==> design/flow/design.v <==
module decode(
	clk		,
	rst_n		,
	data_in	,
	data_out	
	);
	input clk;
	input rst_n;
	input [1:0] data_in;	 
	output reg data_out;
	wire [1:0] dis_00,dis_01,dis_10,dis_11;
	wire [31:0] add_1,add_2,add_3,add_4,add_5,add_6,add_7,add_8;
	reg [9:0]	path_s0,path_s1,path_s2,path_s3;   
	reg [31:0]	dis_s0,dis_s1,dis_s2,dis_s3;
	reg [19:0]count_clear;
	assign dis_00=data_in[1]+data_in[0];
	assign dis_01=data_in[1]+(data_in[0]^1'b1);
	assign dis_10=(data_in[1]^1'b1)+data_in[0];
	assign dis_11=(data_in[1]^1'b1)+(data_in[0]^1'b1);
	always @(posedge clk or negedge rst_n)
		if (rst_n==1'b0)
			count_clear<=20'b0;
		else if (count_clear>=20'd50000)
			count_clear<=20'b0;
		else
			count_clear<=count_clear+1'b1;
	assign add_1=dis_00+dis_s0;  
	assign add_2=dis_11+dis_s2;
	always @(posedge clk or negedge rst_n)
	begin
		if (rst_n==1'b0) 
			begin
				path_s0=10'b0;
				dis_s0=32'b0;
			end
		else if (count_clear==20'd50000)
			begin
				path_s0=10'b0;
				dis_s0=32'b0;
			end
		else if (add_1<=add_2)
			begin
				path_s0<={path_s0[8:0],1'b0};
				dis_s0<=add_1;
			end
		else 
			begin
				path_s0<={path_s2[8:0],1'b0};
				dis_s0<=add_2;
			end
	end
	assign add_3=dis_11+dis_s0;
	assign add_4=dis_00+dis_s2;
	always @(posedge clk or negedge rst_n)
	begin
		if (rst_n==1'b0) 
			begin
				path_s1=10'b0;
				dis_s1=32'b0;
			end
		else if (count_clear==20'd50000)
			begin
				path_s1=10'b0;
				dis_s1=32'b0;
			end
		else if (add_3<=add_4)
			begin
				path_s1<={path_s0[8:0],1'b1};
				dis_s1<=add_3;
			end
		else 
			begin
				path_s1<={path_s2[8:0],1'b1};
				dis_s1<=add_4;
			end
	end
	assign add_5=dis_01+dis_s1;
	assign add_6=dis_10+dis_s3;
	always @(posedge clk or negedge rst_n)
	begin
		if (rst_n==1'b0)
			begin
				path_s2=10'b0;
				dis_s2=32'b0;
			end
		else if (count_clear==20'd50000)
			begin
				path_s2=10'b0;
				dis_s2=32'b0;
			end
		else if (add_5<=add_6)
			begin
				path_s2<={path_s1[8:0],1'b0};
				dis_s2<=add_5;
			end
		else 
			begin
				path_s2<={path_s3[8:0],1'b0};
				dis_s2<=add_6;
			end
	end
	assign add_7=dis_10+dis_s1;
	assign add_8=dis_01+dis_s3;
	always @(posedge clk or negedge rst_n)
	begin
		if (rst_n==1'b0)
			begin
				path_s3=10'b0;
				dis_s3=32'b0;
			end
		else if (count_clear==20'd50000)
			begin
				path_s3=10'b0;
				dis_s3=32'b0;
			end
		else if (add_7<add_8)
			begin
				path_s3<={path_s1[8:0],1'b1};
				dis_s3<=add_7;
			end
		else 
			begin
				path_s3<={path_s3[8:0],1'b1};
				dis_s3<=add_8;
			end
	end
	always @(*)
	begin
		if ((dis_s0<=dis_s1)&&(dis_s0<=dis_s2)&&(dis_s0<=dis_s3))
			data_out<=path_s0[9];
		else if ((dis_s1<=dis_s0)&&(dis_s1<=dis_s2)&&(dis_s1<=dis_s3))
			data_out<=path_s1[9];
		else if ((dis_s2<=dis_s0)&&(dis_s2<=dis_s1)&&(dis_s2<=dis_s3))
			data_out<=path_s2[9];
		else  data_out<=path_s3[9];
	end
endmodule
==> design/flow/run.sh <==
#!/bin/bash
# the make line also repeats each setting of config.mk as NAME=value (left out here)
make -C /OpenROAD-flow-scripts/flow DESIGN_CONFIG=/design/flow/config.mk WORK_HOME=/design/flow/orfs CLKGATE_MAP_FILE= finish
==> design/flow/config.mk <==
export PLATFORM = sky130hd
export DESIGN_NAME = decode
export DESIGN_NICKNAME = decode
export VERILOG_FILES = /design/flow/design.v
export SDC_FILE = /design/flow/constraint.sdc
export NUM_CORES = 4
export LEC_CHECK = 0
export CAP_MARGIN = 35
export CORE_MARGIN = 5
export CORE_UTILIZATION = 60
export CTS_CLUSTER_DIAMETER = 98
export CTS_CLUSTER_SIZE = 20
export HOLD_SLACK_MARGIN = 0.17
export MAX_ROUTING_LAYER = met4
export PLACE_DENSITY_LB_ADDON = 0.03
export SLEW_MARGIN = 15
export TNS_END_PERCENT = 65
==> design/flow/constraint.sdc <==
create_clock -name core_clock -period 6.69 [get_ports {clk}]
set_input_delay 1.3380 -clock core_clock [delete_from_list [all_inputs] [get_ports {clk}]]
set_output_delay 1.3380 -clock core_clock [all_outputs]
set_load 0.01 [all_outputs]
==> impl_table.tex, run 1 <==
% Generated from flow reports
\begin{tabular}{lr}
\hline
Metric & Value \\
\hline
\multicolumn{2}{l}{\textbf{Outcome}} \\
\quad Outcome & finished clean \\
\multicolumn{2}{l}{\textbf{Global route}} \\
\quad Number of antenna violations at the first check in global routing & 1 \\
\quad First-pass GRT wire length & between 90,000 and 100,000 µm \\
\quad Maximum number of pins on one net before global-route repair & 83 \\
\quad GR Overflow Total & 0 \\
\quad Via count of the first global-routing pass & approximately 18,000 \\
\quad GRT Util Overall & 0.3601 \\
\multicolumn{2}{l}{\textbf{Final layout}} \\
\quad Area occupied by multi-input gates & 14,060 µm² \\
\quad Final core utilization & 0.6581 \\
\quad Layout Nets & 2,650 \\
\quad Area growth from synthesis to layout & 7.619\% \\
\quad Number of filler cells placed in the layout & 2,711 \\
\quad Sequential cell area & $\sim$4600 µm² \\
\multicolumn{2}{l}{\textbf{Clocking}} \\
\quad Clock edge transition at the registers on the reported setup and hold paths & 80 ps \\
\quad Hold buffers post-CTS & 0 \\
\quad Post-CTS repair timing setup buffer count & 0 \\
\quad Number of buffers on the longest clock path & 2 \\
\quad Number of CTS-inserted buffers & 17 \\
\quad Level count of the clock H-tree & 4 \\
\quad Number of sinks driven by the clock tree & 182 \\
\quad Post-CTS resize count & 0 \\
\quad Clock root buffer & clkbuf\_16 \\
\quad CTS tree & yes \\
\quad Clk ins delay skew pair & roughly 480 ps \\
\multicolumn{2}{l}{\textbf{Timing}} \\
\quad Unrepaired setup endpoints after global routing & no \\
\quad Final worst path period need & 6179 ps \\
\quad Finish-stage setup viols & 0 \\
\quad Normalized max-slew margin & 0.2916 \\
\quad Min setup slack post-route & 510.7 ps \\
\quad Worst-margin pin slew & 1053 ps \\
\quad Final Hold Violation Tally & 0 \\
\quad Max Clock Skew & 23.79 ps \\
\quad Final-layout setup total negative slack & 0 ps \\
\quad Fin. max-slew vios & 0 \\
\quad Fin crit share & 0.9237 \\
\quad Maximum clock frequency & 161.8 MHz \\
\multicolumn{2}{l}{\textbf{Power and ir drop}} \\
\quad Part of the power in combinational logic & 0.722 \\
\quad Power drawn by the sequential cells & roughly 2100 µW \\
\quad Flop pwr share & 0.186 \\
\quad Clk network pwr share & 0.093 \\
\quad PwrDens & between 500 and 600 nW/µm² \\
\quad P\_comb & about 8100 µW \\
\quad Internal portion of total power & 5223 µW \\
\quad Sw frac & 0.5360 \\
\quad Power of the clock network & about 1100 µW \\
\quad Static leakage & roughly 0.0094 µW \\
\quad Power group with the highest consumption & combinational cells \\
\quad Peak supply drop & 401.4 µV \\
\quad Switching pwr & 6034 µW \\
\multicolumn{2}{l}{\textbf{Worst hold path}} \\
\quad Min-Delay Endpoint & path\_s3[1] \\
\quad Path class of the lowest-slack min-delay path & reg -> reg \\
\quad Startpoint of the tightest hold check path & path\_s3[0] \\
\quad Cell depth of the worst hold path & 1 \\
\multicolumn{2}{l}{\textbf{Critical path}} \\
\quad Worst r2r src & dis\_s1[13] \\
\quad Crit-path most repeated cell & a21o\_1 \\
\quad Worst R2R End & dis\_s3[1] \\
\quad Required time reported for the critical path endpoint & a little over 7000 ps \\
\quad Maximum fanout along the worst path & 30 \\
\quad Crit path arrival time & 6580 ps \\
\quad Worst R2R Path Depth & 16 \\
\quad Critical Path End Type & flip-flop \\
\quad Critical Path Start & data\_in[1] \\
\quad Largest delay share family, worst path & AND-OR/OR-AND gates \\
\quad FF-to-FF setup slack & 1430 ps \\
\quad Sum of buffers and inverters on the critical path & 5 \\
\quad CP max stage delay & $\sim$610 ps \\
\quad Chain of cells forming the critical path & clkdlybuf4s50\_1 -> inv\_1 -> ha\_1 -> inv\_1 -> ha\_1 -> nor2b\_1 -> o21ai\_0 -> a2111oi\_4 -> buf\_4 -> nand2\_1 -> xnor2\_1 -> ha\_1 -> a21o\_1 -> a21o\_1 -> a21o\_1 -> a21o\_1 -> a21oi\_1 -> o211ai\_1 -> buf\_4 -> nor3\_1 -> mux2i\_1 \\
\quad Path type of the worst setup path & in -> reg \\
\quad Capturing element of the worst setup path & dis\_s3[1] \\
\quad Critical Path Slowest Stage Cell & nor3\_1 \\
\quad Sort of element at the start of the critical path & primary input \\
\quad Number of cells on the critical path & 21 \\
\multicolumn{2}{l}{\textbf{Floorplanning}} \\
\quad Vertical die dimension & 189.8 µm \\
\quad Initial cell density of the core & 0.6115 \\
\quad Standard cell core area & 31,720 µm² \\
\quad Floorplan row count & 65 \\
\quad Die outline area & 36,020 µm² \\
\quad I/O pin count & 5 \\
\quad Horizontal extent of the die & between 150 and 200 µm \\
\multicolumn{2}{l}{\textbf{Run}} \\
\quad Count of warning messages emitted by the tools & 34 \\
\quad Max Cap Viol & 0 \\
\multicolumn{2}{l}{\textbf{Logic synthesis}} \\
\quad Post-synthesis simple-gate area fraction & 0.2187 \\
\quad Fraction of synthesized cell area in xor and xnor cells & 0.1177 \\
\quad Count of distinct cell types in the synthesized netlist & $\sim$73 \\
\quad Commonest cells in the synthesized netlist & ha\_1 (338), xnor2\_1 (212), nand2\_1 (203) \\
\quad Share of synthesized cell area in full adder, half adder and majority cells & 0.2180 \\
\quad Post-synthesis sequential element count & 182 \\
\quad Post-synth seq share & 0.2348 \\
\quad Ao+oa area frac & 0.1499 \\
\quad Most used DFF post-synth & dfrtp\_1 \\
\quad Async set-reset flop share out of synthesis & 1.000 \\
\quad Number of standard cells after synthesis & $\sim$2,300 \\
\quad Multiplexer area fraction after synthesis & 0.01806 \\
\quad Largest family of logic cells by area & simple AND/OR/NAND/NOR gates \\
\quad Largest type area fraction & 0.2348 \\
\quad Count leader, synth & ha\_1 \\
\quad Average size of a mapped cell & 8.459 µm² \\
\quad Area figure in the yosys stat output & 19,400 µm² \\
\quad Mapped cell area & 19,400 µm² \\
\quad Post-synth EDFFs & 0 \\
\quad Top area cells in the synthesized netlist & dfrtp\_1 (23\%), ha\_1 (22\%), xnor2\_1 (9.6\%), a211oi\_1 (4.6\%), nand2\_1 (3.9\%) \\
\quad Cell taking the most area after synthesis & dfrtp\_1 \\
\quad Yosys stat cell total & between 2,000 and 2,500 \\
\quad Count of synthesis-stage warnings from yosys & 1 \\
\multicolumn{2}{l}{\textbf{Routing}} \\
\quad Routed Antenna Nets & 0 \\
\quad Routed wire length & 62,370 µm \\
\quad Post-route DRC & 0 \\
\quad Number of violations reported at the end of detailed-routing iteration 0 & 1,998 \\
\quad Vias per cell & between 6 and 7 \\
\quad Mean routed wirelength per cell & 22.90 µm \\
\quad TritonRoute pass-1 iters & 6 \\
\quad Routed vias & $\sim$18,000 \\
\multicolumn{2}{l}{\textbf{Placement}} \\
\quad Placement Setup Slack & 39.90 ps \\
\quad Gp weighted congestion & 1.058 \\
\quad Number of I/O port buffers & 4 \\
\quad Post-DP HPWL & around 50,000 µm \\
\hline
\end{tabular}
-- area by class of cell --
cell class              instances  area share
well taps                     402     0.02410
clock inverters                15    0.007493
inverters                     124     0.02230
diodes                          1   0.0001199
multi-input cells            1903      0.6737
repair buffers                 80     0.03375
clock buffers                  17     0.02038
flip-flops and latches        182      0.2182
-- layer usage --
metal / global-route usage / vias up / wire [µm]
li1: - / 8458 / -
met1: 0.4735 / 8625 / 26350
met2: 0.5609 / 750 / 28340
met3: 0.07083 / 148 / 5483
met4: 0.1210 / 0 / 2201
met5: - / - / 0
-- stage by stage --
step	std cells	total power [µW]	instance area, µm²	hold slack, ps
4_1_cts	2722	11100	20870	474.4
5_1_grt	2724	12200	20870	519.7
2_1_floorplan	2296	7401	19410	427.7
3_5_place_dp	2690	9999	20280	450.8
6_report	2724	11260	20870	470.1
3_3_place_gp	2688	9766	20240	445.8
==> run 2: changes to the inputs <==
Settings changed: CAP_MARGIN 35 to 20, CORE_MARGIN 5 to 2, CORE_UTILIZATION 60 to 61, CTS_CLUSTER_DIAMETER 98 to unset, CTS_CLUSTER_SIZE 20 to unset, GPL_ROUTABILITY_DRIVEN set to 0, HOLD_SLACK_MARGIN 0.17 to unset, MAX_ROUTING_LAYER met4 to unset, PLACE_DENSITY set to 0.6, PLACE_DENSITY_LB_ADDON 0.03 to unset, SLEW_MARGIN 15 to 20, TNS_END_PERCENT 65 to unset.
Clock period 6.69 ns to 2.8 ns, I/O delays scaled along.
==> run 2 against run 1 <==
  * The flow now stops in global routing (5_1_grt)
  * Die area decreased by 7.7%
  * Synthesized area did not move
  * Synthesized cell count did not move
==> impl_table.tex, run 2 <==
% Generated from flow reports
\begin{tabular}{lr}
\hline
Metric & Value \\
\hline
\multicolumn{2}{l}{\textbf{Logic synthesis}} \\
\quad Post-synth seq share & 0.2348 \\
\quad Multiplexer area fraction after synthesis & 0.01806 \\
\quad Commonest cells in the synthesized netlist & ha\_1 (338), xnor2\_1 (212), nand2\_1 (203) \\
\quad Count of synthesis-stage warnings from yosys & 1 \\
\quad Async set-reset flop share out of synthesis & 1.000 \\
\quad Number of standard cells after synthesis & 2,293 \\
\quad Count of distinct cell types in the synthesized netlist & 73 \\
\quad Largest type area fraction & 0.2348 \\
\quad Average size of a mapped cell & 8.459 µm² \\
\quad Post-synthesis simple-gate area fraction & 0.2187 \\
\quad Post-synthesis sequential element count & 182 \\
\quad Yosys stat cell total & 2,293 \\
\quad Share of synthesized cell area in full adder, half adder and majority cells & 0.2180 \\
\quad Post-synth EDFFs & 0 \\
\quad Largest family of logic cells by area & simple AND/OR/NAND/NOR gates \\
\quad Mapped cell area & 19,400 µm² \\
\quad Count leader, synth & ha\_1 \\
\quad Area figure in the yosys stat output & 19,400 µm² \\
\quad Fraction of synthesized cell area in xor and xnor cells & 0.1177 \\
\quad Most used DFF post-synth & dfrtp\_1 \\
\quad Ao+oa area frac & 0.1499 \\
\quad Top area cells in the synthesized netlist & dfrtp\_1 (23\%), ha\_1 (22\%), xnor2\_1 (9.6\%), a211oi\_1 (4.6\%), nand2\_1 (3.9\%) \\
\quad Cell taking the most area after synthesis & dfrtp\_1 \\
\multicolumn{2}{l}{\textbf{Floorplanning}} \\
\quad Die outline area & 33,240 µm² \\
\quad Vertical die dimension & 182.3 µm \\
\quad Floorplan row count & 65 \\
\quad Initial cell density of the core & 0.6179 \\
\quad Standard cell core area & roughly 31,000 µm² \\
\quad Horizontal extent of the die & roughly 180 µm \\
\quad I/O pin count & 5 \\
\multicolumn{2}{l}{\textbf{Clocking}} \\
\quad Number of sinks driven by the clock tree & 182 \\
\quad Clock root buffer & clkbuf\_16 \\
\quad Number of buffers on the longest clock path & 2 \\
\quad Number of CTS-inserted buffers & 17 \\
\quad Level count of the clock H-tree & 4 \\
\multicolumn{2}{l}{\textbf{Placement}} \\
\quad Post-DP HPWL & 59,420 µm \\
\quad Number of I/O port buffers & 4 \\
\quad Placement Setup Slack & -2844 ps \\
\multicolumn{2}{l}{\textbf{Outcome}} \\
\quad Stopping stage & global routing (5\_1\_grt) \\
\quad Outcome & did not finish \\
\quad First reported error & [ERROR DPL-0038] Utilization greater than 100\%, impossible to legalize \\
\hline
\end{tabular}
==> run 2: repair_timing <==
action / CTS
resized: 425
hold buffers: 0
endpoints found under the setup margin: 161
pin swaps: 135
gates cloned: 26
buffers inserted: 81
==> run 2: stage by stage <==
stage	hold slack (ps)	std cells	area [µm²]	util	setup TNS, ps
detailed placement	442.8	3354	25680	0.8181	-404420
CTS	82.78	3482	29540	0.9410	-204670
floorplan	264.4	2296	19860	-	-214970
global placement	444.0	3354	25680	0.8181	-382180
==> run 3: changes to the inputs <==
Settings changed: ABC_AREA set to 0, CORE_UTILIZATION 61 to 72, CTS_CLUSTER_DIAMETER set to 361, GPL_ROUTABILITY_DRIVEN 0 to unset, HOLD_SLACK_MARGIN set to -0.08, PLACE_DENSITY 0.6 to 0.67, SETUP_SLACK_MARGIN set to 0.98, TNS_END_PERCENT set to 5.
Clock period 2.8 ns to 6.0 ns, I/O delays scaled along.
==> run 3 against run 2 <==
  * Now clean on timing, DRC and antenna
  * Synthesized cell count unchanged
  * Die area shrank 15%
  * Synthesized area unchanged
==> impl_table.tex, run 3 <==
% Generated from flow reports
\begin{tabular}{lr}
\hline
Metric & Value \\
\hline
\multicolumn{2}{l}{\textbf{Worst hold path}} \\
\quad Startpoint of the tightest hold check path & path\_s3[0] \\
\quad Path class of the lowest-slack min-delay path & reg -> reg \\
\quad Min-Delay Endpoint & path\_s3[1] \\
\quad Cell depth of the worst hold path & 1 \\
\multicolumn{2}{l}{\textbf{Logic synthesis}} \\
\quad Post-synth seq share & 0.2348 \\
\quad Area figure in the yosys stat output & 19,400 µm² \\
\quad Average size of a mapped cell & 8.459 µm² \\
\quad Top area cells in the synthesized netlist & dfrtp\_1 (23\%), ha\_1 (22\%), xnor2\_1 (9.6\%), a211oi\_1 (4.6\%), nand2\_1 (3.9\%) \\
\quad Largest type area fraction & 0.2348 \\
\quad Count of synthesis-stage warnings from yosys & 1 \\
\quad Count leader, synth & ha\_1 \\
\quad Post-synthesis sequential element count & 182 \\
\quad Share of synthesized cell area in full adder, half adder and majority cells & 0.2180 \\
\quad Cell taking the most area after synthesis & dfrtp\_1 \\
\quad Post-synth EDFFs & 0 \\
\quad Mapped cell area & 19,400 µm² \\
\quad Fraction of synthesized cell area in xor and xnor cells & 0.1177 \\
\quad Largest family of logic cells by area & simple AND/OR/NAND/NOR gates \\
\quad Multiplexer area fraction after synthesis & 0.01806 \\
\quad Commonest cells in the synthesized netlist & ha\_1 (338), xnor2\_1 (212), nand2\_1 (203) \\
\quad Async set-reset flop share out of synthesis & 1.000 \\
\quad Ao+oa area frac & 0.1499 \\
\quad Number of standard cells after synthesis & 2,293 \\
\quad Post-synthesis simple-gate area fraction & 0.2187 \\
\quad Count of distinct cell types in the synthesized netlist & 73 \\
\quad Yosys stat cell total & 2,293 \\
\quad Most used DFF post-synth & dfrtp\_1 \\
\multicolumn{2}{l}{\textbf{Power and ir drop}} \\
\quad Switching pwr & 8094 µW \\
\quad Power drawn by the sequential cells & about 2400 µW \\
\quad PwrDens & 643.2 nW/µm² \\
\quad Total power consumption of the routed design & 15,070 µW \\
\quad Flop pwr share & 0.161 \\
\quad Power group with the highest consumption & combinational cells \\
\quad P\_comb & around 11,000 µW \\
\quad Peak supply drop & 648.4 µV \\
\quad Part of the power in combinational logic & 0.755 \\
\quad Sw frac & 0.5369 \\
\quad Clk network pwr share & 0.084 \\
\quad Power of the clock network & 1270 µW \\
\quad Static leakage & 0.01054 µW \\
\quad Internal portion of total power & 6981 µW \\
\multicolumn{2}{l}{\textbf{Critical path}} \\
\quad Path type of the worst setup path & in -> reg \\
\quad Crit path arrival time & $\sim$6000 ps \\
\quad Number of cells on the critical path & 23 \\
\quad Critical Path Start & data\_in[0] \\
\quad Maximum fanout along the worst path & 14 \\
\quad Worst r2r src & dis\_s2[4] \\
\quad Sort of element at the start of the critical path & primary input \\
\quad Worst R2R Path Depth & 19 \\
\quad Critical Path Slowest Stage Cell & nor4\_2 \\
\quad FF-to-FF setup slack & roughly 760 ps \\
\quad Capturing element of the worst setup path & dis\_s1[10] \\
\quad Critical Path End Type & flip-flop \\
\quad Chain of cells forming the critical path & buf\_8 -> clkinvlp\_4 -> ha\_4 -> buf\_4 -> ha\_4 -> nor2b\_4 -> o21ai\_0 -> o21a\_2 -> nor4\_2 -> buf\_4 -> a21oi\_1 -> nor2\_1 -> ha\_1 -> nand4\_1 -> nor4\_4 -> nand3\_2 -> inv\_2 -> or3\_4 -> buf\_4 -> o22ai\_2 -> buf\_4 -> nor3\_2 -> a211oi\_2 \\
\quad Largest delay share family, worst path & simple AND/OR/NAND/NOR gates \\
\quad Sum of buffers and inverters on the critical path & 7 \\
\quad CP max stage delay & 700 ps \\
\quad Worst R2R End & path\_s0[7] \\
\quad Crit-path most repeated cell & buf\_4 \\
\quad Required time reported for the critical path endpoint & $\sim$6400 ps \\
\multicolumn{2}{l}{\textbf{Floorplanning}} \\
\quad Floorplan row count & 60 \\
\quad I/O pin count & 5 \\
\quad Horizontal extent of the die & 168.1 µm \\
\quad Initial cell density of the core & 0.7257 \\
\quad Vertical die dimension & 168.1 µm \\
\quad Die outline area & 28,270 µm² \\
\quad Standard cell core area & 26,730 µm² \\
\multicolumn{2}{l}{\textbf{Clocking}} \\
\quad Number of CTS-inserted buffers & 17 \\
\quad Clock edge transition at the registers on the reported setup and hold paths & 90 ps \\
\quad Level count of the clock H-tree & 4 \\
\quad Number of sinks driven by the clock tree & 182 \\
\quad Clock root buffer & clkbuf\_16 \\
\quad Clk ins delay skew pair & 480 ps \\
\quad CTS tree & yes \\
\quad Number of buffers on the longest clock path & 2 \\
\quad Hold buffers post-CTS & 0 \\
\multicolumn{2}{l}{\textbf{Outcome}} \\
\quad Outcome & finished clean \\
\multicolumn{2}{l}{\textbf{Final layout}} \\
\quad Area growth from synthesis to layout & 20.84\% \\
\quad Post-Layout Inst Area & 23,440 µm² \\
\quad Final core utilization & 0.8770 \\
\quad Layout Nets & 2,815 \\
\multicolumn{2}{l}{\textbf{Timing}} \\
\quad Fin crit share & 0.9407 \\
\quad Max Clock Skew & 25.31 ps \\
\quad Fin. max-slew vios & 0 \\
\quad Final Hold Violation Tally & 0 \\
\quad Normalized max-slew margin & 0.2657 \\
\quad Post-Route Hold Slack & 506.8 ps \\
\quad Maximum clock frequency & 177.2 MHz \\
\quad Finish-stage setup viols & 0 \\
\quad Unrepaired setup endpoints after global routing & yes \\
\quad Min setup slack post-route & $\sim$360 ps \\
\quad Worst-margin pin slew & 1094 ps \\
\quad Final worst path period need & 5644 ps \\
\multicolumn{2}{l}{\textbf{Placement}} \\
\quad Placement Setup Slack & -199.5 ps \\
\quad Number of I/O port buffers & 4 \\
\quad Post-DP HPWL & approximately 52,000 µm \\
\quad Area of placed instances & 21,050 µm² \\
\quad Gp weighted congestion & about 1.1 \\
\multicolumn{2}{l}{\textbf{Routing}} \\
\quad Vias per cell & just under 8 \\
\quad Post-route DRC & 0 \\
\quad Routed wire length & 81,030 µm \\
\quad TritonRoute pass-1 iters & 17 \\
\quad Routed vias & between 20,000 and 25,000 \\
\quad Number of violations reported at the end of detailed-routing iteration 0 & 3,899 \\
\quad Routed Antenna Nets & 0 \\
\quad Mean routed wirelength per cell & 28.65 µm \\
\multicolumn{2}{l}{\textbf{Global route}} \\
\quad Via count of the first global-routing pass & 20,680 \\
\quad GRT Util Overall & 0.5211 \\
\quad GR Overflow Total & 0 \\
\quad Number of antenna violations at the first check in global routing & 3 \\
\quad First-pass GRT wire length & 113,800 µm \\
\quad Maximum number of pins on one net before global-route repair & 110 \\
\multicolumn{2}{l}{\textbf{Run}} \\
\quad Count of warning messages emitted by the tools & 41 \\
\quad Max Cap Viol & 0 \\
\hline
\end{tabular}
[run 3: layer usage]
metal | up-vias | wire (µm) | track usage
met5 | - | 114 | 0
met4 | 6 | 8910 | 0.3872
met3 | 948 | 12130 | 0.1521
met2 | 2272 | 33630 | 0.7986
met1 | 9921 | 26250 | 0.6240
li1 | 8805 | - | -
[run 3: metrics by stage]
step,TNS (ps),std cells
global route,0,2827
global placement,-2868,2723
CTS,0,2800
finish,0,2828
detailed placement,-8733,2723
floorplan,0,2296
[run 3: layout make-up]
cell class	instances	area (µm²)
fill	1309	3288
clock inverter	15	222.7
timing repair buffer	245	2270
sequential	182	4567
tap	341	426.7
inverter	124	471.7
multi-input combinational	1903	15050
antenna	1	2.502
clock buffer	17	425.4
[run 3: timing repair]
action,in CTS,in global routing
setup endpoints to repair,161,161
pin swaps,46,50
gates cloned,8,1
resized,124,105
buffers inserted,37,26
==> run 4: changes to the inputs <==
Settings changed: ABC_AREA 0 to unset, CTS_CLUSTER_DIAMETER 361 to unset, HOLD_SLACK_MARGIN -0.08 to unset, PLACE_DENSITY 0.67 to 0.4, SETUP_SLACK_MARGIN 0.98 to unset, TNS_END_PERCENT 5 to unset.
Clock period 6.0 ns to 5.98 ns, I/O delays scaled along.
==> run 4 against run 3 <==
  * Combinational power down about 10%
  * Synthesized cell count unchanged
  * Largest cell class unchanged
  * Sequential share of layout area grew 1.6 points
  * Via count decreased by 12%
  * Largest power group unchanged
  * First-iteration DRC count fell by 40%
  * Die area unchanged
  * Critical endpoint is now data_out
  * Synthesized area unchanged
  * Clock skew is 1.1 ps higher
  * Still clean on timing, DRC and antenna
  * Global-route usage decreased by 5.6 points
==> impl_table.tex, run 4 <==
% Generated from flow reports
\begin{tabular}{lr}
\hline
Metric & Value \\
\hline
\multicolumn{2}{l}{\textbf{Routing}} \\
\quad Post-route DRC & 0 \\
\quad Routed vias & 19,370 \\
\quad Diodes inserted & 0 \\
\quad TritonRoute pass-1 iters & 6 \\
\quad Mean routed wirelength per cell & 23.64 µm \\
\quad Number of violations reported at the end of detailed-routing iteration 0 & 2,352 \\
\quad Vias per cell & 7.068 \\
\quad Routed Antenna Nets & 0 \\
\quad Routed wire length & 64,770 µm \\
\multicolumn{2}{l}{\textbf{Global route}} \\
\quad Met2 Use GR & 0.7350 \\
\quad Via count of the first global-routing pass & 18,870 \\
\quad Met3 layer usage reported by global route & 0.09991 \\
\quad Met1 routing resource usage after global routing & 0.5922 \\
\quad Maximum number of pins on one net before global-route repair & roughly 94 \\
\quad Number of antenna violations at the first check in global routing & 0 \\
\quad GR Overflow Total & 0 \\
\quad First-pass GRT wire length & 102,600 µm \\
\quad Busiest grt layer & met2 \\
\quad GRT Util Overall & 0.4654 \\
\multicolumn{2}{l}{\textbf{Placement}} \\
\quad Number of I/O port buffers & 4 \\
\quad Gp weighted congestion & 1.041 \\
\quad Post-DP HPWL & a little over 50,000 µm \\
\multicolumn{2}{l}{\textbf{Logic synthesis}} \\
\quad Async set-reset flop share out of synthesis & 1.000 \\
\quad Top area cells in the synthesized netlist & dfrtp\_1 (23\%), ha\_1 (22\%), xnor2\_1 (9.6\%), a211oi\_1 (4.6\%), nand2\_1 (3.9\%) \\
\quad Number of standard cells after synthesis & $\sim$2,300 \\
\quad Commonest cells in the synthesized netlist & ha\_1 (338), xnor2\_1 (212), nand2\_1 (203) \\
\quad Fraction of synthesized cell area in xor and xnor cells & 0.1177 \\
\quad Average size of a mapped cell & 8.459 µm² \\
\quad Mapped cell area & approximately 19,000 µm² \\
\quad Post-synth seq share & 0.2348 \\
\quad Ao+oa area frac & 0.1499 \\
\quad Cell taking the most area after synthesis & dfrtp\_1 \\
\quad Most used DFF post-synth & dfrtp\_1 \\
\quad Largest family of logic cells by area & simple AND/OR/NAND/NOR gates \\
\quad Multiplexer area fraction after synthesis & 0.01806 \\
\quad Post-synthesis simple-gate area fraction & 0.2187 \\
\quad Post-synth EDFFs & 0 \\
\quad Yosys stat cell total & 2,293 \\
\quad Count of distinct cell types in the synthesized netlist & $\sim$73 \\
\quad Largest type area fraction & 0.2348 \\
\quad Count of synthesis-stage warnings from yosys & 1 \\
\quad Post-synthesis sequential element count & roughly 180 \\
\quad Area figure in the yosys stat output & $\sim$19,000 µm² \\
\quad Count leader, synth & ha\_1 \\
\quad Share of synthesized cell area in full adder, half adder and majority cells & 0.2180 \\
\multicolumn{2}{l}{\textbf{Critical path}} \\
\quad Path type of the worst setup path & reg -> out \\
\quad Critical Path End Type & output port \\
\quad Capturing element of the worst setup path & data\_out \\
\quad Critical Path Slowest Stage Cell & a221oi\_1 \\
\quad Required time reported for the critical path endpoint & between 4000 and 5000 ps \\
\quad Chain of cells forming the critical path & inv\_1 -> ha\_1 -> and2\_1 -> a221o\_1 -> a221oi\_1 -> or3b\_2 -> a211oi\_1 -> nor2\_1 -> a211oi\_1 -> clkdlybuf4s50\_1 \\
\quad CP max stage delay & 750 ps \\
\quad Crit path arrival time & 4690 ps \\
\quad Largest delay share family, worst path & AND-OR/OR-AND gates \\
\quad Maximum fanout along the worst path & 5 \\
\quad Worst r2r src & dis\_s2[2] \\
\quad FF-to-FF setup slack & 1060 ps \\
\quad Worst R2R Path Depth & 18 \\
\quad Worst R2R End & dis\_s1[13] \\
\quad Crit-path most repeated cell & a211oi\_1 \\
\quad Number of cells on the critical path & 10 \\
\quad Sum of buffers and inverters on the critical path & 2 \\
\quad Critical Path Start & dis\_s0[27] \\
\quad Sort of element at the start of the critical path & flip-flop \\
\multicolumn{2}{l}{\textbf{Outcome}} \\
\quad Outcome & finished clean \\
\multicolumn{2}{l}{\textbf{Floorplanning}} \\
\quad I/O pin count & 5 \\
\quad Die outline area & between 20,000 and 30,000 µm² \\
\quad Horizontal extent of the die & 168.1 µm \\
\quad Initial cell density of the core & 0.7257 \\
\quad Vertical die dimension & 168.1 µm \\
\quad Standard cell core area & about 27,000 µm² \\
\quad Floorplan row count & 60 \\
\multicolumn{2}{l}{\textbf{Timing}} \\
\quad Max Clock Skew & 26.36 ps \\
\quad Fin. max-slew vios & 0 \\
\quad Final worst path period need & 5886 ps \\
\quad Fin crit share & 0.9842 \\
\quad Final Hold Violation Tally & 0 \\
\quad Post-Route Hold Slack & 472.6 ps \\
\quad Finish-stage setup viols & 0 \\
\quad Unrepaired setup endpoints after global routing & no \\
\quad Maximum clock frequency & 169.9 MHz \\
\quad Normalized max-slew margin & 0.2797 \\
\quad Final-layout setup total negative slack & 0 ps \\
\quad Worst-margin pin slew & about 1100 ps \\
\multicolumn{2}{l}{\textbf{Clocking}} \\
\quad Number of CTS-inserted buffers & 17 \\
\quad Number of buffers on the longest clock path & 2 \\
\quad Clock edge transition at the registers on the reported setup and hold paths & 80 ps \\
\quad Hold buffers post-CTS & 0 \\
\quad CTS tree & yes \\
\quad Number of sinks driven by the clock tree & 182 \\
\quad Level count of the clock H-tree & 4 \\
\quad Clock root buffer & clkbuf\_16 \\
\quad Clk ins delay skew pair & around 480 ps \\
\multicolumn{2}{l}{\textbf{Power and ir drop}} \\
\quad Flop pwr share & 0.176 \\
\quad Peak supply drop & 595.4 µV \\
\quad Part of the power in combinational logic & 0.730 \\
\quad Power drawn by the sequential cells & about 2400 µW \\
\quad Internal portion of total power & 6366 µW \\
\quad Power group with the highest consumption & combinational cells \\
\quad Power of the clock network & 1260 µW \\
\quad PwrDens & between 600 and 700 nW/µm² \\
\quad Static leakage & 0.009846 µW \\
\quad Sw frac & 0.5251 \\
\quad P\_comb & 9780 µW \\
\quad Switching pwr & between 7000 and 8000 µW \\
\quad Clk network pwr share & 0.094 \\
\multicolumn{2}{l}{\textbf{Final layout}} \\
\quad Final core utilization & 0.8066 \\
\quad Layout Nets & 2,728 \\
\quad Area growth from synthesis to layout & 11.13\% \\
\multicolumn{2}{l}{\textbf{Run}} \\
\quad Max Cap Viol & 0 \\
\quad Count of warning messages emitted by the tools & 36 \\
\multicolumn{2}{l}{\textbf{Worst hold path}} \\
\quad Path class of the lowest-slack min-delay path & reg -> reg \\
\quad Cell depth of the worst hold path & 1 \\
\quad Startpoint of the tightest hold check path & path\_s3[0] \\
\quad Min-Delay Endpoint & path\_s3[1] \\
\hline
\end{tabular}
==> run 4: layout make-up <==
type                       instances  area [µm²]
fill                            1814        5170
sequential                       182        4554
clock inverter                    15       222.7
tap                              341       426.7
clock buffer                      17       425.4
multi-input combinational       1903       14110
timing repair buffer             158        1350
inverter                         124       465.4
==> run 4: routing by layer <==
layer	routed length (µm)	up-vias
met5	0	-
met4	4480	0
met3	7121	353
met2	28590	1321
met1	24590	9061
li1	-	8630
==> run 4: through the flow <==
step / std cells / total power (µW) / instance area [µm²] / worst slack, ps
after global routing: 2740 / 14300 / 21560 / 2.445
after global placement: 2706 / 11140 / 20840 / 5.604
after floorplan: 2296 / 8280 / 19410 / 455.9
after detailed placement: 2706 / 11580 / 20840 / -131.5
final: 2740 / 13410 / 21560 / 94.44
after CTS: 2738 / 12970 / 21480 / 143.8
==> run 4: repair_timing <==
action                     4_1_cts  5_1_grt
gates resized                    0       11
setup endpoints to repair        0       35
setup buffers                    0        2
==> run 5: changes to the inputs <==
Settings changed: CTS_CLUSTER_DIAMETER set to 229, PLACE_DENSITY 0.4 to unset, PLACE_DENSITY_LB_ADDON set to 0.26.
Clock period 5.98 ns to 5.06 ns, I/O delays scaled along.
==> run 5 against run 4 <==
  * The run now fails in global routing (5_1_grt)
  * Die area unchanged
  * Synthesized area unchanged
  * Synthesized cell count unchanged
==> impl_table.tex, run 5 <==
% Generated from flow reports
\begin{tabular}{lr}
\hline
Metric & Value \\
\hline
\multicolumn{2}{l}{\textbf{Outcome}} \\
\quad Outcome & did not finish \\
\quad Stopping stage & global routing (5\_1\_grt) \\
\quad First reported error & [ERROR GRT-0229] Vertical edge usage exceeds the maximum allowed. (22, 17) usage=65535 limit=2200 \\
\multicolumn{2}{l}{\textbf{Floorplanning}} \\
\quad I/O pin count & 5 \\
\quad Initial cell density of the core & 0.7257 \\
\quad Vertical die dimension & 168.1 µm \\
\quad Floorplan row count & about 60 \\
\quad Standard cell core area & 26,730 µm² \\
\quad Die outline area & 28,270 µm² \\
\quad Horizontal extent of the die & 168.1 µm \\
\multicolumn{2}{l}{\textbf{Logic synthesis}} \\
\quad Mapped cell area & just under 20,000 µm² \\
\quad Count of distinct cell types in the synthesized netlist & 73 \\
\quad Top area cells in the synthesized netlist & dfrtp\_1 (23\%), ha\_1 (22\%), xnor2\_1 (9.6\%), a211oi\_1 (4.6\%), nand2\_1 (3.9\%) \\
\quad Count of synthesis-stage warnings from yosys & 1 \\
\quad Number of standard cells after synthesis & 2,293 \\
\quad Multiplexer area fraction after synthesis & 0.01806 \\
\quad Yosys stat cell total & 2,293 \\
\quad Largest family of logic cells by area & simple AND/OR/NAND/NOR gates \\
\quad Most used DFF post-synth & dfrtp\_1 \\
\quad Largest type area fraction & 0.2348 \\
\quad Cell taking the most area after synthesis & dfrtp\_1 \\
\quad Ao+oa area frac & 0.1499 \\
\quad Share of synthesized cell area in full adder, half adder and majority cells & 0.2180 \\
\quad Fraction of synthesized cell area in xor and xnor cells & 0.1177 \\
\quad Count leader, synth & ha\_1 \\
\quad Area figure in the yosys stat output & 19,400 µm² \\
\quad Post-synthesis simple-gate area fraction & 0.2187 \\
\quad Post-synth EDFFs & 0 \\
\quad Average size of a mapped cell & 8.459 µm² \\
\quad Post-synth seq share & 0.2348 \\
\quad Post-synthesis sequential element count & 182 \\
\quad Commonest cells in the synthesized netlist & ha\_1 (338), xnor2\_1 (212), nand2\_1 (203) \\
\quad Async set-reset flop share out of synthesis & 1.000 \\
\multicolumn{2}{l}{\textbf{Placement}} \\
\quad Placement Setup Slack & -1006 ps \\
\quad Number of I/O port buffers & 4 \\
\quad Gp weighted congestion & 1.058 \\
\quad Post-DP HPWL & 55,110 µm \\
\multicolumn{2}{l}{\textbf{Clocking}} \\
\quad Number of CTS-inserted buffers & 17 \\
\quad Hold buffers post-CTS & 0 \\
\quad Clock root buffer & clkbuf\_16 \\
\quad Level count of the clock H-tree & 4 \\
\quad Number of sinks driven by the clock tree & 182 \\
\quad Number of buffers on the longest clock path & 2 \\
\hline
\end{tabular}
==> run 5: repair_timing <==
action	in CTS
hold endpoints to repair	0
setup buffers	20
cloned	9
gates resized	141
endpoints found under the setup margin	161
pin swaps	38
==> run 5: stage by stage <==
step           power (µW)  hold slack [ps]  instance area (µm²)    util  instances
2_1_floorplan        9817            427.7                19440       -       2296
3_3_place_gp        14070            431.1                22560  0.8442       2931
3_5_place_dp        14720            464.3                22560  0.8442       2931
4_1_cts             18200            496.5                24180  0.9047       2992
==> run 6: changes to the inputs <==
Settings changed: CAP_MARGIN 20 to 5, CELL_PAD_IN_SITES_GLOBAL_PLACEMENT set to 3, CORE_MARGIN 2 to 7, CORE_UTILIZATION 72 to 40, CTS_CLUSTER_DIAMETER 229 to 195, CTS_CLUSTER_SIZE set to 40, HOLD_SLACK_MARGIN set to 0.18, PLACE_DENSITY_LB_ADDON 0.26 to unset.
Clock period 5.06 ns to 6.0 ns, I/O delays scaled along.
==> run 6 against run 5 <==
  * Now clean on timing, DRC and antenna
  * Die area is 94% higher
  * Synthesized area is the same
  * Synthesized cell count unchanged
==> impl_table.tex, run 6 <==
% Generated from flow reports
\begin{tabular}{lr}
\hline
Metric & Value \\
\hline
\multicolumn{2}{l}{\textbf{Final layout}} \\
\quad Layout Nets & approximately 2,800 \\
\quad Final core utilization & 0.4681 \\
\quad Area growth from synthesis to layout & 15.23\% \\
\quad Sequential cell area & 4554 µm² \\
\quad Number of filler cells placed in the layout & 4,773 \\
\quad Area occupied by multi-input gates & approximately 14,000 µm² \\
\quad Post-Layout Inst Area & 22,350 µm² \\
\multicolumn{2}{l}{\textbf{Power and ir drop}} \\
\quad Power of the clock network & 1190 µW \\
\quad Power group with the highest consumption & combinational cells \\
\quad Total power consumption of the routed design & between 10,000 and 15,000 µW \\
\quad PwrDens & a little over 600 nW/µm² \\
\quad Switching pwr & 7175 µW \\
\quad Power drawn by the sequential cells & 2370 µW \\
\quad Flop pwr share & 0.175 \\
\quad Static leakage & 0.01012 µW \\
\quad P\_comb & 9980 µW \\
\quad Internal portion of total power & 6363 µW \\
\quad Sw frac & 0.5300 \\
\quad Part of the power in combinational logic & 0.737 \\
\quad Peak supply drop & 348.9 µV \\
\quad Clk network pwr share & 0.088 \\
\multicolumn{2}{l}{\textbf{Routing}} \\
\quad Mean routed wirelength per cell & 23.92 µm \\
\quad Number of violations reported at the end of detailed-routing iteration 0 & 1,512 \\
\quad Routed Antenna Nets & 0 \\
\quad TritonRoute pass-1 iters & 5 \\
\quad Diodes inserted & 0 \\
\quad Routed vias & 17,980 \\
\quad Post-route DRC & 0 \\
\quad Routed wire length & approximately 73,000 µm \\
\quad Vias per cell & 5.853 \\
\multicolumn{2}{l}{\textbf{Logic synthesis}} \\
\quad Largest family of logic cells by area & simple AND/OR/NAND/NOR gates \\
\quad Share of synthesized cell area in full adder, half adder and majority cells & 0.2180 \\
\quad Ao+oa area frac & 0.1499 \\
\quad Count leader, synth & ha\_1 \\
\quad Mapped cell area & 19,400 µm² \\
\quad Post-synth EDFFs & 0 \\
\quad Average size of a mapped cell & 8.459 µm² \\
\quad Largest type area fraction & 0.2348 \\
\quad Area figure in the yosys stat output & a little under 20,000 µm² \\
\quad Cell taking the most area after synthesis & dfrtp\_1 \\
\quad Multiplexer area fraction after synthesis & 0.01806 \\
\quad Most used DFF post-synth & dfrtp\_1 \\
\quad Top area cells in the synthesized netlist & dfrtp\_1 (23\%), ha\_1 (22\%), xnor2\_1 (9.6\%), a211oi\_1 (4.6\%), nand2\_1 (3.9\%) \\
\quad Count of distinct cell types in the synthesized netlist & 73 \\
\quad Commonest cells in the synthesized netlist & ha\_1 (338), xnor2\_1 (212), nand2\_1 (203) \\
\quad Number of standard cells after synthesis & 2,293 \\
\quad Count of synthesis-stage warnings from yosys & 1 \\
\quad Post-synthesis simple-gate area fraction & 0.2187 \\
\quad Fraction of synthesized cell area in xor and xnor cells & 0.1177 \\
\quad Async set-reset flop share out of synthesis & 1.000 \\
\quad Post-synthesis sequential element count & approximately 180 \\
\quad Post-synth seq share & 0.2348 \\
\quad Yosys stat cell total & 2,293 \\
\multicolumn{2}{l}{\textbf{Global route}} \\
\quad Number of antenna violations at the first check in global routing & 0 \\
\quad GRT Util Overall & 0.2689 \\
\quad GR Overflow Total & 0 \\
\quad Maximum number of pins on one net before global-route repair & around 100 \\
\quad First-pass GRT wire length & between 100,000 and 150,000 µm \\
\quad Via count of the first global-routing pass & 17,500 \\
\multicolumn{2}{l}{\textbf{Critical path}} \\
\quad Capturing element of the worst setup path & dis\_s0[16] \\
\quad Path type of the worst setup path & in -> reg \\
\quad Worst R2R Path Depth & 17 \\
\quad Crit path arrival time & 6160 ps \\
\quad Critical Path Start & data\_in[0] \\
\quad CP max stage delay & 500 ps \\
\quad Sum of buffers and inverters on the critical path & 7 \\
\quad FF-to-FF setup slack & 710 ps \\
\quad Maximum fanout along the worst path & 17 \\
\quad Worst r2r src & dis\_s3[11] \\
\quad Chain of cells forming the critical path & clkdlybuf4s50\_1 -> inv\_1 -> ha\_1 -> buf\_4 -> ha\_1 -> buf\_4 -> nor2b\_1 -> o21ai\_0 -> o21a\_2 -> or3\_4 -> nor2\_2 -> buf\_4 -> nand2\_1 -> xor2\_1 -> ha\_1 -> nand4\_1 -> nor4\_4 -> nand3\_2 -> inv\_1 -> or3\_1 -> o22a\_1 -> nand2\_4 -> clkbuf\_16 -> a211oi\_1 \\
\quad Largest delay share family, worst path & simple AND/OR/NAND/NOR gates \\
\quad Critical Path Slowest Stage Cell & clkdlybuf4s50\_1 \\
\quad Critical Path End Type & flip-flop \\
\quad Worst R2R End & dis\_s3[1] \\
\quad Sort of element at the start of the critical path & primary input \\
\quad Required time reported for the critical path endpoint & 6390 ps \\
\quad Number of cells on the critical path & 24 \\
\multicolumn{2}{l}{\textbf{Timing}} \\
\quad Fin. max-slew vios & 0 \\
\quad Maximum clock frequency & 173.3 MHz \\
\quad Worst-margin pin slew & 1017 ps \\
\quad Unrepaired setup endpoints after global routing & no \\
\quad Fin crit share & 0.9617 \\
\quad Normalized max-slew margin & 0.3160 \\
\quad Finish-stage setup viols & 0 \\
\quad Post-Route Hold Slack & 466.1 ps \\
\quad Max Clock Skew & 16.18 ps \\
\quad Final-layout setup total negative slack & 0 ps \\
\quad Final Hold Violation Tally & 0 \\
\quad Final worst path period need & a little under 6000 ps \\
\multicolumn{2}{l}{\textbf{Run}} \\
\quad Max Cap Viol & 0 \\
\quad Count of warning messages emitted by the tools & 38 \\
\multicolumn{2}{l}{\textbf{Placement}} \\
\quad Post-DP HPWL & 59,640 µm \\
\quad Area of placed instances & 21,590 µm² \\
\quad Gp weighted congestion & a little over 0.9 \\
\quad Number of I/O port buffers & 4 \\
\multicolumn{2}{l}{\textbf{Clocking}} \\
\quad CTS tree & yes \\
\quad Number of buffers on the longest clock path & 2 \\
\quad Clock root buffer & clkbuf\_16 \\
\quad Number of sinks driven by the clock tree & 182 \\
\quad Level count of the clock H-tree & 4 \\
\quad Hold buffers post-CTS & 0 \\
\quad Number of CTS-inserted buffers & 17 \\
\quad Clk ins delay skew pair & 500 ps \\
\quad Clock edge transition at the registers on the reported setup and hold paths & 80 ps \\
\multicolumn{2}{l}{\textbf{Worst hold path}} \\
\quad Path class of the lowest-slack min-delay path & reg -> reg \\
\quad Startpoint of the tightest hold check path & path\_s3[0] \\
\quad Cell depth of the worst hold path & 1 \\
\quad Min-Delay Endpoint & path\_s3[1] \\
\multicolumn{2}{l}{\textbf{Floorplanning}} \\
\quad Horizontal extent of the die & roughly 230 µm \\
\quad I/O pin count & 5 \\
\quad Initial cell density of the core & 0.4062 \\
\quad Floorplan row count & around 80 \\
\quad Vertical die dimension & 234.2 µm \\
\quad Die outline area & about 55,000 µm² \\
\quad Standard cell core area & 47,750 µm² \\
\multicolumn{2}{l}{\textbf{Outcome}} \\
\quad Outcome & finished clean \\
\hline
\end{tabular}
[run 6: repair_timing]
action / in CTS / in global routing
hold endpoints to repair: 0 / 0
buffers inserted: 0 / 2
setup endpoints to repair: 28 / 78
pin swaps: 0 / 5
gates resized: 1 / 24
gates cloned: 0 / 1
[run 6: area by class of cell]
type	instances	share of cell area
clock buffers	18	0.01965
clock inverters	14	0.007502
inverters	124	0.02083
multi-input cells	1903	0.6335
flip-flops and latches	182	0.2038
well taps	615	0.03443
repair buffers	215	0.08028
[run 6: per-layer routing]
metal | track usage | wire, µm
met2 | 0.4365 | 33620
met5 | 0 | 0
met1 | 0.3690 | 34590
met4 | 0.07740 | 1783
met3 | 0.04028 | 3473
[run 6: per-stage QoR]
| stage | cells | setup slack, ps |
|---|---|---|
| floorplan | 2296 | 471.9 |
| global placement | 3036 | -523.8 |
| detailed placement | 3036 | -727.3 |
| CTS | 3068 | 4.046 |
| global route | 3071 | 1.218 |
| finish | 3071 | 229.8 |
==> run 7: changes to the inputs <==
Settings changed: CAP_MARGIN 5 to 30, CELL_PAD_IN_SITES_DETAIL_PLACEMENT set to 1, CELL_PAD_IN_SITES_GLOBAL_PLACEMENT 3 to 1, CORE_ASPECT_RATIO set to 0.71, CORE_UTILIZATION 40 to 29, CTS_CLUSTER_DIAMETER 195 to 62, CTS_CLUSTER_SIZE 40 to unset, GPL_ROUTABILITY_DRIVEN set to 0, GPL_TIMING_DRIVEN set to 0, HOLD_SLACK_MARGIN 0.18 to unset, MIN_ROUTING_LAYER set to met2, PLACE_DENSITY_LB_ADDON set to 0.15, SETUP_SLACK_MARGIN set to -0.38, SLEW_MARGIN 20 to 5.
Clock period 6.0 ns to 5.18 ns, I/O delays scaled along.
==> run 7 against run 6 <==
  * The layout now fails its checks (negative setup slack)
  * Highest routed layer is now met5
  * Largest power group unchanged
  * Largest cell class unchanged
  * Hold slack lost 100 ps
  * Total power is 29% higher
  * Clock-buffer cell count up 1
  * Combinational power rose by 34%
==> impl_table.tex, run 7 <==
% Generated from flow reports
\begin{tabular}{lr}
\hline
Metric & Value \\
\hline
\multicolumn{2}{l}{\textbf{Critical path}} \\
\quad Critical Path End Type & flip-flop \\
\quad Crit-path most repeated cell & ha\_1 \\
\quad Sum of buffers and inverters on the critical path & 6 \\
\quad Maximum fanout along the worst path & 8 \\
\quad Path type of the worst setup path & in -> reg \\
\quad Worst r2r src & dis\_s1[19] \\
\quad Largest delay share family, worst path & simple AND/OR/NAND/NOR gates \\
\quad Number of cells on the critical path & 21 \\
\quad Required time reported for the critical path endpoint & approximately 5600 ps \\
\quad Crit path arrival time & between 5000 and 6000 ps \\
\quad Critical Path Slowest Stage Cell & o21ai\_0 \\
\quad Capturing element of the worst setup path & dis\_s2[0] \\
\quad Chain of cells forming the critical path & clkbuf\_2 -> inv\_2 -> ha\_4 -> inv\_1 -> ha\_1 -> ha\_1 -> a21oi\_2 -> or2\_4 -> nor4b\_4 -> nand4\_1 -> xnor2\_1 -> ha\_1 -> nand4\_1 -> buf\_4 -> o21ai\_0 -> nand2\_1 -> o21a\_4 -> nand2\_8 -> clkbuf\_1 -> buf\_6 -> mux2i\_1 \\
\quad Worst R2R Path Depth & 18 \\
\quad Worst R2R End & dis\_s2[29] \\
\quad CP max stage delay & 560 ps \\
\quad Critical Path Start & data\_in[0] \\
\quad Sort of element at the start of the critical path & primary input \\
\quad FF-to-FF setup slack & -220 ps \\
\multicolumn{2}{l}{\textbf{Timing}} \\
\quad Final worst path period need & 5431 ps \\
\quad Maximum clock frequency & 184.1 MHz \\
\quad Finish-stage setup viols & between 100 and 150 \\
\quad Final Hold Violation Tally & 0 \\
\quad Fin crit share & 1.048 \\
\quad Normalized max-slew margin & 0.2904 \\
\quad Fin. max-slew vios & 0 \\
\quad Unrepaired setup endpoints after global routing & yes \\
\quad Min setup slack post-route & -251.1 ps \\
\quad Max Clock Skew & 14.48 ps \\
\quad Final-layout setup total negative slack & -17,070 ps \\
\quad Worst-margin pin slew & 1064 ps \\
\multicolumn{2}{l}{\textbf{Logic synthesis}} \\
\quad Multiplexer area fraction after synthesis & 0.01806 \\
\quad Post-synthesis sequential element count & 182 \\
\quad Ao+oa area frac & 0.1499 \\
\quad Number of standard cells after synthesis & 2,293 \\
\quad Post-synth seq share & 0.2348 \\
\quad Share of synthesized cell area in full adder, half adder and majority cells & 0.2180 \\
\quad Count of distinct cell types in the synthesized netlist & about 73 \\
\quad Largest family of logic cells by area & simple AND/OR/NAND/NOR gates \\
\quad Post-synth EDFFs & 0 \\
\quad Fraction of synthesized cell area in xor and xnor cells & 0.1177 \\
\quad Post-synthesis simple-gate area fraction & 0.2187 \\
\quad Count leader, synth & ha\_1 \\
\quad Commonest cells in the synthesized netlist & ha\_1 (338), xnor2\_1 (212), nand2\_1 (203) \\
\quad Most used DFF post-synth & dfrtp\_1 \\
\quad Average size of a mapped cell & 8.459 µm² \\
\quad Largest type area fraction & 0.2348 \\
\quad Async set-reset flop share out of synthesis & 1.000 \\
\quad Count of synthesis-stage warnings from yosys & 1 \\
\quad Yosys stat cell total & 2,293 \\
\quad Area figure in the yosys stat output & 19,400 µm² \\
\quad Mapped cell area & 19,400 µm² \\
\quad Cell taking the most area after synthesis & dfrtp\_1 \\
\quad Top area cells in the synthesized netlist & dfrtp\_1 (23\%), ha\_1 (22\%), xnor2\_1 (9.6\%), a211oi\_1 (4.6\%), nand2\_1 (3.9\%) \\
\multicolumn{2}{l}{\textbf{Global route}} \\
\quad GRT Util Overall & 0.3634 \\
\quad Via count of the first global-routing pass & 30,070 \\
\quad Maximum number of pins on one net before global-route repair & 78 \\
\quad GR Overflow Total & 0 \\
\quad First-pass GRT wire length & 131,300 µm \\
\quad Number of antenna violations at the first check in global routing & 0 \\
\multicolumn{2}{l}{\textbf{Placement}} \\
\quad Placement Setup Slack & -3387 ps \\
\quad Post-DP HPWL & approximately 70,000 µm \\
\quad Number of I/O port buffers & 4 \\
\multicolumn{2}{l}{\textbf{Run}} \\
\quad Count of warning messages emitted by the tools & 35 \\
\quad Max Cap Viol & 0 \\
\multicolumn{2}{l}{\textbf{Power and ir drop}} \\
\quad Clk network pwr share & 0.082 \\
\quad Flop pwr share & 0.149 \\
\quad Sw frac & 0.5891 \\
\quad Switching pwr & 10,290 µW \\
\quad P\_comb & 13,400 µW \\
\quad Power of the clock network & 1440 µW \\
\quad PwrDens & 772.3 nW/µm² \\
\quad Power group with the highest consumption & combinational cells \\
\quad Part of the power in combinational logic & 0.769 \\
\quad Power drawn by the sequential cells & 2600 µW \\
\quad Peak supply drop & 498.3 µV \\
\quad Internal portion of total power & slightly above 7000 µW \\
\quad Static leakage & 0.009755 µW \\
\multicolumn{2}{l}{\textbf{Routing}} \\
\quad Post-route DRC & 0 \\
\quad Mean routed wirelength per cell & between 20 and 30 µm \\
\quad Routed Antenna Nets & 0 \\
\quad TritonRoute pass-1 iters & 9 \\
\quad Routed vias & about 26,000 \\
\quad Vias per cell & 7.843 \\
\quad Number of violations reported at the end of detailed-routing iteration 0 & 3,326 \\
\quad Routed wire length & 89,850 µm \\
\multicolumn{2}{l}{\textbf{Clocking}} \\
\quad Number of buffers on the longest clock path & 2 \\
\quad Clk ins delay skew pair & 540 ps \\
\quad Clock edge transition at the registers on the reported setup and hold paths & around 90 ps \\
\quad Number of CTS-inserted buffers & 17 \\
\quad Number of sinks driven by the clock tree & $\sim$180 \\
\quad Clock root buffer & clkbuf\_16 \\
\quad CTS tree & yes \\
\quad Level count of the clock H-tree & 4 \\
\multicolumn{2}{l}{\textbf{Floorplanning}} \\
\quad Standard cell core area & 65,830 µm² \\
\quad Vertical die dimension & between 200 and 250 µm \\
\quad Floorplan row count & 79 \\
\quad Initial cell density of the core & 0.2946 \\
\quad I/O pin count & 5 \\
\quad Die outline area & between 70,000 and 80,000 µm² \\
\quad Horizontal extent of the die & 320.9 µm \\
\multicolumn{2}{l}{\textbf{Final layout}} \\
\quad Layout Nets & 2,717 \\
\quad Number of filler cells placed in the layout & 7,769 \\
\quad Area growth from synthesis to layout & 16.60\% \\
\multicolumn{2}{l}{\textbf{Outcome}} \\
\quad Layout violations & negative setup slack \\
\quad Outcome & complete, but fails checks \\
\multicolumn{2}{l}{\textbf{Worst hold path}} \\
\quad Path class of the lowest-slack min-delay path & in -> async \\
\hline
\end{tabular}
==> run 7: through the flow <==
| stage | utilization | std cells | power, µW | hold WS [ps] | area [µm²] |
|---|---|---|---|---|---|
| 4_1_cts | 0.3342 | 3260 | 15920 | 351.5 | 22000 |
| 3_3_place_gp | 0.3124 | 3191 | 13400 | 447.0 | 20560 |
| 2_1_floorplan | - | 2296 | 9558 | 427.7 | 19410 |
| 5_1_grt | 0.3434 | 3279 | 18460 | 390.5 | 22600 |
| 6_report | 0.3436 | 3284 | 17470 | 365.9 | 22620 |
| 3_5_place_dp | 0.3154 | 3211 | 13750 | 444.4 | 20760 |
==> run 7: repair_timing <==
| item | 4_1_cts | 5_1_grt |
|---|---|---|
| setup endpoints to repair | 161 | 159 |
| hold endpoints to repair | 0 | 0 |
| buffers inserted | 23 | 22 |
| pin swaps | 16 | 28 |
| gates resized | 124 | 109 |
| hold buffers | 0 | 0 |
==> run 7: area by class of cell <==
type,instances,area [µm²],share of cell area
flip-flops and latches,182,4562,0.2017
inverters,124,471.7,0.02086
diodes,5,12.51,0.0005532
clock inverters,13,128.9,0.005698
plain buffers,74,387.9,0.01715
multi-input cells,1903,14820,0.6552
repair buffers,73,686.9,0.03037
clock buffers,19,432.9,0.01914
well taps,891,1115,0.04929
==> run 7: metal layers <==
| layer | vias up | track usage | part of all wire |
|---|---|---|---|
| met2 | 7699 | 0.3545 | 0.43 |
| met3 | 662 | 0.5608 | 0.48 |
| met1 | 8779 | - | 0 |
| met4 | 88 | 0.07441 | 0.059 |
| met5 | - | 0.3534 | 0.031 |
| li1 | 8530 | - | - |
==> run 8: changes to the inputs <==
Settings changed: CAP_MARGIN 30 to 20, CELL_PAD_IN_SITES_DETAIL_PLACEMENT 1 to unset, CELL_PAD_IN_SITES_GLOBAL_PLACEMENT 1 to unset, CORE_ASPECT_RATIO 0.71 to unset, CORE_MARGIN 7 to 2, CORE_UTILIZATION 29 to 72, CTS_CLUSTER_DIAMETER 62 to unset, GPL_ROUTABILITY_DRIVEN 0 to unset, GPL_TIMING_DRIVEN 0 to unset, MIN_ROUTING_LAYER met2 to unset, PLACE_DENSITY set to 0.66, PLACE_DENSITY_LB_ADDON 0.15 to unset, SETUP_SLACK_MARGIN -0.38 to unset, SLEW_MARGIN 5 to 20.
Clock period 5.18 ns to 5.1 ns, I/O delays scaled along.
==> run 8 against run 7 <==
  * The run now fails in global routing (5_1_grt)
  * Die area down 62%
  * Synthesized cell count did not move
  * Synthesized area stayed put
==> impl_table.tex, run 8 <==
% Generated from flow reports
\begin{tabular}{lr}
\hline
Metric & Value \\
\hline
\multicolumn{2}{l}{\textbf{Outcome}} \\
\quad Outcome & did not finish \\
\quad Stopping stage & global routing (5\_1\_grt) \\
\quad First reported error & [ERROR GRT-0232] Routing congestion too high. Check the congestion heatmap in the GUI. \\
\multicolumn{2}{l}{\textbf{Clocking}} \\
\quad Clock root buffer & clkbuf\_16 \\
\quad Number of buffers on the longest clock path & 2 \\
\quad Hold buffers post-CTS & 0 \\
\quad Number of sinks driven by the clock tree & around 180 \\
\quad Level count of the clock H-tree & 4 \\
\quad Number of CTS-inserted buffers & 17 \\
\multicolumn{2}{l}{\textbf{Logic synthesis}} \\
\quad Post-synthesis sequential element count & 182 \\
\quad Commonest cells in the synthesized netlist & ha\_1 (338), xnor2\_1 (212), nand2\_1 (203) \\
\quad Post-synthesis simple-gate area fraction & 0.2187 \\
\quad Fraction of synthesized cell area in xor and xnor cells & 0.1177 \\
\quad Post-synth EDFFs & 0 \\
\quad Average size of a mapped cell & 8.459 µm² \\
\quad Yosys stat cell total & 2,293 \\
\quad Multiplexer area fraction after synthesis & 0.01806 \\
\quad Ao+oa area frac & 0.1499 \\
\quad Top area cells in the synthesized netlist & dfrtp\_1 (23\%), ha\_1 (22\%), xnor2\_1 (9.6\%), a211oi\_1 (4.6\%), nand2\_1 (3.9\%) \\
\quad Count leader, synth & ha\_1 \\
\quad Area figure in the yosys stat output & 19,400 µm² \\
\quad Largest family of logic cells by area & simple AND/OR/NAND/NOR gates \\
\quad Cell taking the most area after synthesis & dfrtp\_1 \\
\quad Post-synth seq share & 0.2348 \\
\quad Largest type area fraction & 0.2348 \\
\quad Number of standard cells after synthesis & 2,293 \\
\quad Share of synthesized cell area in full adder, half adder and majority cells & 0.2180 \\
\quad Count of synthesis-stage warnings from yosys & 1 \\
\quad Mapped cell area & about 19,000 µm² \\
\quad Async set-reset flop share out of synthesis & 1.000 \\
\quad Count of distinct cell types in the synthesized netlist & 73 \\
\quad Most used DFF post-synth & dfrtp\_1 \\
\multicolumn{2}{l}{\textbf{Placement}} \\
\quad Post-DP HPWL & 55,910 µm \\
\quad Cell Count Post-Placement & 2,912 \\
\quad Number of I/O port buffers & 4 \\
\quad Area of placed instances & 22,370 µm² \\
\quad Gp weighted congestion & about 1.1 \\
\multicolumn{2}{l}{\textbf{Floorplanning}} \\
\quad Standard cell core area & 26,730 µm² \\
\quad I/O pin count & 5 \\
\quad Initial cell density of the core & 0.7257 \\
\quad Floorplan row count & 60 \\
\quad Die outline area & 28,270 µm² \\
\quad Vertical die dimension & $\sim$170 µm \\
\quad Horizontal extent of the die & 168.1 µm \\
\multicolumn{2}{l}{\textbf{Global route}} \\
\quad GRT Util Overall & 0.7460 \\
\quad GR Overflow Total & 23 \\
\hline
\end{tabular}
==> run 8: per-stage QoR <==
step	util	TNS [ps]	total power (µW)	setup slack [ps]
CTS	0.8841	0	19930	3.954
global placement	0.8364	-99570	15970	-1064
floorplan	-	0	9741	0.4903
detailed placement	0.8369	-120370	16730	-1278
==> run 8: per-layer routing <==
layer	GRT overflow	track usage
met5	0	0.3078
met4	12	0.6983
met3	0	0.5729
met2	11	0.9238
met1	0	0.7651
==> run 8: what timing repair did <==
item	CTS
endpoints found under the setup margin	153
setup buffers	17
gates cloned	4
gates resized	85
pin swaps	23
==> run 9: changes to the inputs <==
Settings changed: GPL_ROUTABILITY_DRIVEN set to 0, PLACE_DENSITY 0.66 to 0.38, SETUP_SLACK_MARGIN set to 1.07.
Clock period 5.1 ns to 4.37 ns, I/O delays scaled along.
==> run 9 against run 8 <==
  * The run fails in clock tree synthesis (4_1_cts)
  * Synthesized cell count stayed put
  * Die area stayed put
  * Synthesized area stayed put
==> impl_table.tex, run 9 <==
% Generated from flow reports
\begin{tabular}{lr}
\hline
Metric & Value \\
\hline
\multicolumn{2}{l}{\textbf{Logic synthesis}} \\
\quad Post-synthesis sequential element count & 182 \\
\quad Largest type area fraction & 0.2348 \\
\quad Ao+oa area frac & 0.1499 \\
\quad Number of standard cells after synthesis & 2,293 \\
\quad Fraction of synthesized cell area in xor and xnor cells & 0.1177 \\
\quad Post-synthesis simple-gate area fraction & 0.2187 \\
\quad Post-synth seq share & 0.2348 \\
\quad Post-synth EDFFs & 0 \\
\quad Cell taking the most area after synthesis & dfrtp\_1 \\
\quad Async set-reset flop share out of synthesis & 1.000 \\
\quad Count of synthesis-stage warnings from yosys & 1 \\
\quad Commonest cells in the synthesized netlist & ha\_1 (338), xnor2\_1 (212), nand2\_1 (203) \\
\quad Area figure in the yosys stat output & 19,400 µm² \\
\quad Mapped cell area & just under 20,000 µm² \\
\quad Count leader, synth & ha\_1 \\
\quad Count of distinct cell types in the synthesized netlist & 73 \\
\quad Share of synthesized cell area in full adder, half adder and majority cells & 0.2180 \\
\quad Top area cells in the synthesized netlist & dfrtp\_1 (23\%), ha\_1 (22\%), xnor2\_1 (9.6\%), a211oi\_1 (4.6\%), nand2\_1 (3.9\%) \\
\quad Most used DFF post-synth & dfrtp\_1 \\
\quad Multiplexer area fraction after synthesis & 0.01806 \\
\quad Largest family of logic cells by area & simple AND/OR/NAND/NOR gates \\
\quad Yosys stat cell total & 2,293 \\
\quad Average size of a mapped cell & around 8.5 µm² \\
\multicolumn{2}{l}{\textbf{Floorplanning}} \\
\quad Standard cell core area & between 20,000 and 30,000 µm² \\
\quad I/O pin count & 5 \\
\quad Vertical die dimension & 168.1 µm \\
\quad Floorplan row count & roughly 60 \\
\quad Initial cell density of the core & 0.7257 \\
\quad Horizontal extent of the die & around 170 µm \\
\quad Die outline area & 28,270 µm² \\
\multicolumn{2}{l}{\textbf{Placement}} \\
\quad Number of I/O port buffers & 4 \\
\quad Post-DP HPWL & 57,110 µm \\
\multicolumn{2}{l}{\textbf{Outcome}} \\
\quad First reported error & [ERROR DPL-0038] Utilization greater than 100\%, impossible to legalize \\
\quad Outcome & did not finish \\
\quad Stopping stage & clock tree synthesis (4\_1\_cts) \\
\hline
\end{tabular}
[run 9: metrics by stage]
stage | instances | setup slack [ps] | cell area, µm² | total power, µW | setup TNS [ps]
after floorplan | 2296 | -235.8 | 19960 | 12040 | -15180
after global placement | 3027 | -1375 | 23610 | 19880 | -170740
after detailed placement | 3027 | -1515 | 23610 | 20790 | -197180
No activity file was given, so power comes from the tool's default toggle rates.
